## riscv_core
module riscv_core(
    input           sys_clk         ,
    input           sys_rst_n       ,
    output  reg     led_test        ,
    output          iram_cs         ,
    output  [11:0]  iram_addr       ,
    input   [31:0]  iram_rdata      ,
    output          dram_cs         ,
    output  [3:0]   dram_we         ,
    output  [11:0]  dram_addr       ,
    output  [31:0]  dram_wdata      ,
    input   [31:0]  dram_rdata      
);
For scale: roughly 10000 cells after synthesis, roughly 1300 flip-flops, about 130 I/O pins, about 78000 um2 of cells after synthesis.
Settings: LEC_CHECK=0, ABC_AREA=1, CAP_MARGIN=20, CELL_PAD_IN_SITES_DETAIL_PLACEMENT=0, CELL_PAD_IN_SITES_GLOBAL_PLACEMENT=0, CORE_ASPECT_RATIO=0.5, CORE_MARGIN=2, CORE_UTILIZATION=72, CTS_CLUSTER_DIAMETER=395, CTS_CLUSTER_SIZE=96, GPL_ROUTABILITY_DRIVEN=1, PLACE_DENSITY=0.45, SETUP_SLACK_MARGIN=0.68, SLEW_MARGIN=20; clock period 3.58 ns.
run.sh (not shown) runs the stock make flow with config.mk's settings and CLKGATE_MAP_FILE=.
The starting point stopped in global routing (5_1_grt) on GRT-0116.
Next try:
Settings changed: ABC_AREA 1 to unset, CELL_PAD_IN_SITES_GLOBAL_PLACEMENT 0 to 1, CORE_ASPECT_RATIO 0.5 to unset, CORE_UTILIZATION 72 to 47, CTS_CLUSTER_DIAMETER 395 to unset, CTS_CLUSTER_SIZE 96 to unset, SETUP_SLACK_MARGIN 0.68 to unset.
Clock period 3.58 ns to 5.85 ns, I/O delays scaled along.
What happened: The new run completed with no timing, DRC or antenna violations; area after synthesis falls by 5.0%; synthesized cell count is lower by 22%; die area increases by 45%.
Next try:
Settings changed: CORE_UTILIZATION 47 to 52, CTS_CLUSTER_SIZE set to 20, SETUP_SLACK_MARGIN set to 1.32.
Clock period 5.85 ns to 4.95 ns, I/O delays scaled along.
Now the flow completed, yet does not pass: negative setup slack.
Via count grows by a few percent.
Clock-buffer cell count decreases by 14.
Sequential cell count is unchanged.
Sequential power is higher by about a fifth.
Power climbs by a quarter to a third.
Setup slack gets worse by 390 ps.
Cell area increases by roughly a tenth.
Global-route usage increases by 6.8 points.
First-iteration DRC count goes up by about a fifth.
Wire length climbs by a few percent.
Final cell count increases by a few percent.
Next try:
Settings changed: CORE_UTILIZATION 52 to 46, CTS_CLUSTER_SIZE 20 to unset, PLACE_DENSITY 0.45 to unset, PLACE_DENSITY_LB_ADDON set to 0.12, SETUP_SLACK_MARGIN 1.32 to unset.
Clock period 4.95 ns to 4.81 ns, I/O delays scaled along.
What happened: The new run produced a layout that fails on negative setup slack. Maximum frequency rises by 3.4%. Cell area is about the same. Setup slack is better by 32 ps. Clock power rises by about 9%. Power rises by 2.4%. Worst hold slack is worse by 30 ps. Flip-flop count is unchanged. Area after synthesis is unchanged.
Next try:
Settings changed: CELL_PAD_IN_SITES_GLOBAL_PLACEMENT 1 to 2, CORE_UTILIZATION 46 to 61, CTS_CLUSTER_DIAMETER set to 362, CTS_CLUSTER_SIZE set to 48, PLACE_DENSITY_LB_ADDON 0.12 to unset.
Clock period 4.81 ns to 5.51 ns, I/O delays scaled along.
The changed run died in global placement without I/O (3_1_place_gp_skip_io).
Die size falls by 24%.
Synthesized area does not change.
Synthesized cell count is unchanged.
Next try:
Settings changed: CELL_PAD_IN_SITES_GLOBAL_PLACEMENT 2 to 0, CORE_UTILIZATION 61 to 72, CTS_CLUSTER_DIAMETER 362 to 349, CTS_CLUSTER_SIZE 48 to unset, PLACE_DENSITY set to 0.45.
Clock period 5.51 ns to 3.58 ns, I/O delays scaled along.
Effect: The new run never finished: it broke off in clock tree synthesis (4_1_cts); die area went down by 15%; synthesized cell count does not change; area after synthesis is unchanged.

riscv_core again, from the RTL that the note above started with.
make LEC_CHECK=0 ABC_AREA=0 CAP_MARGIN=40 CELL_PAD_IN_SITES_DETAIL_PLACEMENT=1 CELL_PAD_IN_SITES_GLOBAL_PLACEMENT=1 CORE_MARGIN=2 CORE_UTILIZATION=65 GPL_ROUTABILITY_DRIVEN=1 GPL_TIMING_DRIVEN=0 HOLD_SLACK_MARGIN=0.21 MIN_ROUTING_LAYER=met1 SETUP_SLACK_MARGIN=1.94 SLEW_MARGIN=20 TNS_END_PERCENT=10 finish   # period 9.87 ns
The first run died in clock tree synthesis.
Edit:
- ABC_AREA: 0 -> unset
- CAP_MARGIN: 40 -> 10
- CORE_UTILIZATION: 65 -> 40
- GPL_TIMING_DRIVEN: 0 -> unset
- HOLD_SLACK_MARGIN: 0.21 -> unset
- TNS_END_PERCENT: 10 -> 15
Effect: This time the run finished with timing, DRC and antenna clean; area after synthesis does not change; die size increases by 62%; synthesized cell count is unchanged.
Edit:
- ABC_AREA: unset -> 1
- CORE_UTILIZATION: 40 -> 65
- GPL_TIMING_DRIVEN: unset -> 0
- TNS_END_PERCENT: 15 -> 10
The changed run stopped in global placement without I/O.
Die area went down by 35%.
Area after synthesis went up by 5.3%.
Synthesized cell count went up by 28%.
Edit:
- ABC_AREA: 1 -> unset
- CAP_MARGIN: 10 -> 20
- CORE_UTILIZATION: 65 -> 30
- GPL_TIMING_DRIVEN: 0 -> unset
- MIN_ROUTING_LAYER: met1 -> unset
- PLACE_DENSITY: unset -> 0.45
- SETUP_SLACK_MARGIN: 1.94 -> unset
- TNS_END_PERCENT: 10 -> unset
- clock period: 9.87 -> 7.76 ns (I/O delays scaled with it)
After rerunning: This time the run ran to the end with no violations. Die area rises by well over a third. Synthesized cell count came out lower by about a fifth. Synthesized area decreases by a few percent.

riscv_core again, from the RTL that the note above started with.
==> flow/config.mk <==
export PLATFORM = sky130hd
export DESIGN_NAME = riscv_core
export DESIGN_NICKNAME = riscv_core
export VERILOG_FILES = /design/flow/design.v
export SDC_FILE = /design/flow/constraint.sdc
export NUM_CORES = 4
export LEC_CHECK = 0
export ABC_AREA = 0
export CAP_MARGIN = 40
export CELL_PAD_IN_SITES_DETAIL_PLACEMENT = 2
export CELL_PAD_IN_SITES_GLOBAL_PLACEMENT = 1
export CORE_MARGIN = 2
export CORE_UTILIZATION = 65
export GPL_ROUTABILITY_DRIVEN = 1
export GPL_TIMING_DRIVEN = 0
export MIN_ROUTING_LAYER = met2
export SLEW_MARGIN = 20
export TNS_END_PERCENT = 10
==> flow/constraint.sdc <==
create_clock -name core_clock -period 4.48 [get_ports {sys_clk}]
set_input_delay 0.8960 -clock core_clock [delete_from_list [all_inputs] [get_ports {sys_clk}]]
set_output_delay 0.8960 -clock core_clock [all_outputs]
set_load 0.01 [all_outputs]
The first run never finished: it broke off in detailed placement.
Rerun with:
ABC_AREA = not set   (was 0)
CAP_MARGIN = 20   (was 40)
CELL_PAD_IN_SITES_DETAIL_PLACEMENT = 1   (was 2)
CORE_UTILIZATION = 18   (was 65)
GPL_TIMING_DRIVEN = not set   (was 0)
MIN_ROUTING_LAYER = not set   (was met2)
PLACE_DENSITY = 0.45   (was not set)
TNS_END_PERCENT = not set   (was 10)
clock period = 7.76 ns   (was 4.48 ns; I/O delays follow)
What happened:
- Now the flow ran to the end with no violations
- synthesized area is unchanged
- synthesized cell count stays the same
- die size is higher to 3.6 times its value
Power figures rest on the tool's default switching activity, not on a simulated workload.
